==> run a <==
Design test_wrapper, start of the top module:
module test_wrapper #(
	parameter SYS_VERSION = 41,
	parameter WIDTH = 16,
	parameter NUM_SUB_MON = 3
)(
	input clk,
	input reset,
	input       [5:0] slave_address,
	input             slave_read,
	input             slave_write,
	input      [31:0] slave_writedata,
	output reg [31:0] slave_readdata,
	output [WIDTH-1:0] dut_a,
	output [WIDTH-1:0] dut_b,
	input  [WIDTH-1:0] dut_out
);
clock: 2.24 ns
lec_check: 0
cap_margin: 20
core_margin: 2
core_utilization: 68
setup_slack_margin: 0.64
slew_margin: 20
run.sh (not shown) runs the stock make flow with config.mk's settings and CLKGATE_MAP_FILE=.
==> run b: changes against run a <==
--- a/flow/config.mk
+++ b/flow/config.mk
@@ -7,6 +7,14 @@
 export LEC_CHECK = 0
+export ABC_AREA = 1
 export CAP_MARGIN = 20
+export CELL_PAD_IN_SITES_DETAIL_PLACEMENT = 1
+export CELL_PAD_IN_SITES_GLOBAL_PLACEMENT = 2
+export CORE_ASPECT_RATIO = 1.83
 export CORE_MARGIN = 2
-export CORE_UTILIZATION = 68
-export SETUP_SLACK_MARGIN = 0.64
+export CORE_UTILIZATION = 69
+export CTS_CLUSTER_SIZE = 20
+export HOLD_SLACK_MARGIN = 0.15
+export MAX_ROUTING_LAYER = met5
+export MIN_ROUTING_LAYER = met2
+export PLACE_DENSITY_LB_ADDON = 0.23
 export SLEW_MARGIN = 20
==> flow/constraint.sdc (replaced) <==
create_clock -name core_clock -period 2.34 [get_ports {clk}]
set_input_delay 0.4680 -clock core_clock [delete_from_list [all_inputs] [get_ports {clk}]]
set_output_delay 0.4680 -clock core_clock [all_outputs]
set_load 0.01 [all_outputs]
==> run c: changes against run a <==
--- a/flow/config.mk
+++ b/flow/config.mk
@@ -10,3 +10,2 @@
 export CORE_UTILIZATION = 68
-export SETUP_SLACK_MARGIN = 0.64
 export SLEW_MARGIN = 20
==> flow/constraint.sdc (replaced) <==
create_clock -name core_clock -period 2.94 [get_ports {clk}]
set_input_delay 0.5880 -clock core_clock [delete_from_list [all_inputs] [get_ports {clk}]]
set_output_delay 0.5880 -clock core_clock [all_outputs]
set_load 0.01 [all_outputs]
==> run d: changes against run a <==
--- a/flow/config.mk
+++ b/flow/config.mk
@@ -9,4 +9,7 @@
 export CORE_MARGIN = 2
-export CORE_UTILIZATION = 68
-export SETUP_SLACK_MARGIN = 0.64
+export CORE_UTILIZATION = 72
+export CTS_CLUSTER_DIAMETER = 345
+export CTS_CLUSTER_SIZE = 39
+export PLACE_DENSITY_LB_ADDON = 0.1
+export SETUP_SLACK_MARGIN = 0.39
 export SLEW_MARGIN = 20
==> flow/constraint.sdc (replaced) <==
create_clock -name core_clock -period 1.31 [get_ports {clk}]
set_input_delay 0.2620 -clock core_clock [delete_from_list [all_inputs] [get_ports {clk}]]
set_output_delay 0.2620 -clock core_clock [all_outputs]
set_load 0.01 [all_outputs]
==> results <==
| quantity | run d | run a | run b | run c |
|---|---|---|---|---|
| Result of the run | stopped before the end | finished with violations | stopped before the end | finished clean |
| Failing step | 5_1_grt | - | 3_1_place_gp_skip_io | - |
| Reasons for failing layout checks | - | setup timing | - | - |
| Max cap viols | - | 0 | - | 0 |
| Data arrival time at the worst-slack endpoint | - | 2640 ps | - | 3230 ps |
| Final Slew Violations | - | 0 | - | 0 |
| Standby leakage power | - | 14.4 nW | - | 12.9 nW |
| Multi-input gate area | - | 11700 um^2 | - | 9840 um^2 |
| Simple-gate area share of the yosys netlist | 13.6% | 13.6% | 22.5% | 13.6% |
| Clock tree from TritonCTS | - | built | - | built |
| Top achievable clock speed | - | 427 MHz | - | 375 MHz |
| FFs & Latches | - | 786 | - | 786 |
| Most common cell in the netlist | sky130_fd_sc_hd__dfxtp_1 | sky130_fd_sc_hd__dfxtp_1 | sky130_fd_sc_hd__nand2_1 | sky130_fd_sc_hd__dfxtp_1 |
| Clock Network Area Fraction | - | 6.72% | - | 7.50% |
| Synthesis-to-finish area growth | - | 27.2% | - | 15.3% |
| Logic power comb | - | 0.434 mW | - | 0.280 mW |
| Number of detailed-route iterations in the first pass | - | 6 | - | 6 |
| Buffers added on ports | 120 | 120 | - | 120 |
| Total wirelength of the detailed-routed design | - | 74800 um | - | 64900 um |
| Number of multi-input combinational cells | - | 1538 | - | 1536 |
| Count of non-CTS inverters in the layout | - | 34 | - | 33 |
| WHS Endpoint | - | u_testbench.u_driver.fa_2[14]$_DFF_P_ | - | u_testbench.u_driver.fa_2[13]$_DFF_P_ |
| Std-Cell Core Area | 39500 um^2 | 41800 um^2 | 44000 um^2 | 41800 um^2 |
| Number of buffers other than clock buffers in the final layout | - | 345 | - | 165 |
| Post-synthesis cell count | 2466 | 2466 | 3463 | 2466 |
Power figures rest on the tool's default switching activity, not on a simulated workload.
